Design SuperBallPickupMasterRotaryChampionDeluxe5, start of the top module:
module SuperBallPickupMasterRotaryChampionDeluxe5(
	input LeftA,
	input LeftB,
	input RightA,
	input RightB,
	input LeftA2,
	input LeftB2,
	input RightA2,
	input RightB2,
	input wire clk,			 
	input wire reset,			 
	output wire [6:0] seg,	 
	output wire [3:0] an,	 
	output wire dp,			 
	output wire [2:0] red,	 
	output wire [2:0] green, 
	output wire [1:0] blue,	 
	output wire hsync,		 
	output wire vsync,			 
	output resetOut
	);
Size in the first run: about 3100 cells after synthesis, ~33 I/O pins, ~29000 µm² of cells after synthesis.
Settings: LEC_CHECK=0, CAP_MARGIN=20, CORE_MARGIN=2, CORE_UTILIZATION=71, CTS_CLUSTER_DIAMETER=358, CTS_CLUSTER_SIZE=25, PLACE_DENSITY=0.65, SETUP_SLACK_MARGIN=-0.4, SLEW_MARGIN=20; clock period 8.69 ns.
run.sh (not shown) runs the stock make flow with config.mk's settings and CLKGATE_MAP_FILE=.
The starting point ran to the end with no violations.
Change:
--- a/flow/config.mk
+++ b/flow/config.mk
@@ -7,9 +7,7 @@
 export LEC_CHECK = 0
+export ABC_AREA = 1
 export CAP_MARGIN = 20
 export CORE_MARGIN = 2
-export CORE_UTILIZATION = 71
-export CTS_CLUSTER_DIAMETER = 358
-export CTS_CLUSTER_SIZE = 25
-export PLACE_DENSITY = 0.65
-export SETUP_SLACK_MARGIN = -0.4
+export CORE_UTILIZATION = 57
+export SETUP_SLACK_MARGIN = 1.63
 export SLEW_MARGIN = 20
==> flow/constraint.sdc (replaced) <==
create_clock -name core_clock -period 6.52 [get_ports {clk}]
set_input_delay 1.3040 -clock core_clock [delete_from_list [all_inputs] [get_ports {clk}]]
set_output_delay 1.3040 -clock core_clock [all_outputs]
set_load 0.01 [all_outputs]
Outcome: Setup slack loses 0.10 ns. Area after synthesis climbs by 8.3%. Cell area came out higher by 16%. Core utilization came out lower by 11 points. Hold slack gets worse by 0.0043 ns. Routed wire length came out higher by 15%. Global-route usage decreases by 4.1 points. First-iteration DRC count shrinks by 12%. Critical path depth increases by 7. Via count rises by 19%.
Change:
--- a/flow/config.mk
+++ b/flow/config.mk
@@ -7,7 +7,6 @@
 export LEC_CHECK = 0
-export ABC_AREA = 1
 export CAP_MARGIN = 20
 export CORE_MARGIN = 2
-export CORE_UTILIZATION = 57
-export SETUP_SLACK_MARGIN = 1.63
+export CORE_UTILIZATION = 40
+export SETUP_SLACK_MARGIN = 0.77
 export SLEW_MARGIN = 20
==> flow/constraint.sdc (replaced) <==
create_clock -name core_clock -period 10.1 [get_ports {clk}]
set_input_delay 2.0200 -clock core_clock [delete_from_list [all_inputs] [get_ports {clk}]]
set_output_delay 2.0200 -clock core_clock [all_outputs]
set_load 0.01 [all_outputs]
=>
- The changed run ran to the end with no violations
- combinational power goes down by about 43%
- wire length goes down by 11%
- final cell count goes down by about 18%
- count of clock-buffer cells in the layout goes down by 10
- power goes down by 36%
- via count goes down by about 20%
- clock skew goes up by 0.0077 ns
- die size goes up by about 30%
- global-route usage goes down by 8.5 points
- worst hold slack is worse by 0.0046 ns
- worst setup slack is better by 1.0 ns
Change:
--- a/flow/config.mk
+++ b/flow/config.mk
@@ -10,3 +10,2 @@
 export CORE_UTILIZATION = 40
-export SETUP_SLACK_MARGIN = 0.77
 export SLEW_MARGIN = 20
==> flow/constraint.sdc (replaced) <==
create_clock -name core_clock -period 20.0 [get_ports {clk}]
set_input_delay 4.0000 -clock core_clock [delete_from_list [all_inputs] [get_ports {clk}]]
set_output_delay 4.0000 -clock core_clock [all_outputs]
set_load 0.01 [all_outputs]
=> Die size does not change. Wire length barely changes. Non-clock buffer count drops by 3.

========
Starting RTL as in the previous note.
make LEC_CHECK=0 ABC_AREA=1 CAP_MARGIN=20 CORE_MARGIN=2 CORE_UTILIZATION=72 MAX_ROUTING_LAYER=met4 PLACE_DENSITY_LB_ADDON=0.01 SETUP_SLACK_MARGIN=1.69 SLEW_MARGIN=20 finish   # period 5.8 ns
The starting point completed without violations.
Then changed:
Settings changed: MAX_ROUTING_LAYER met4 to unset, PLACE_DENSITY_LB_ADDON 0.01 to unset, SETUP_SLACK_MARGIN 1.69 to unset.
Clock period 5.8 ns to 10.4 ns, I/O delays scaled along.
Outcome: Wire length decreases by 5.6%; clock-buffer cell count decreases by 1; setup slack is better by 2.8 ns.
Then changed:
Settings changed: ABC_AREA 1 to unset, CORE_UTILIZATION 72 to 35.
Clock period 10.4 ns to 10.1 ns, I/O delays scaled along.
Die size grows by well over a third. Register-to-register slack degrades by 1.1 ns. Clock-buffer cell count grows by 5. Synthesized area decreases by a little under a tenth. First-iteration DRC count is lower by well over a third. Wire length went down by a little under a tenth. Core utilization shrinks by 40 points. Power went up by a few percent. Sequential cell count stays the same. Sequential share of layout area rose by 1.6 points.
Power figures rest on the tool's default switching activity, not on a simulated workload.
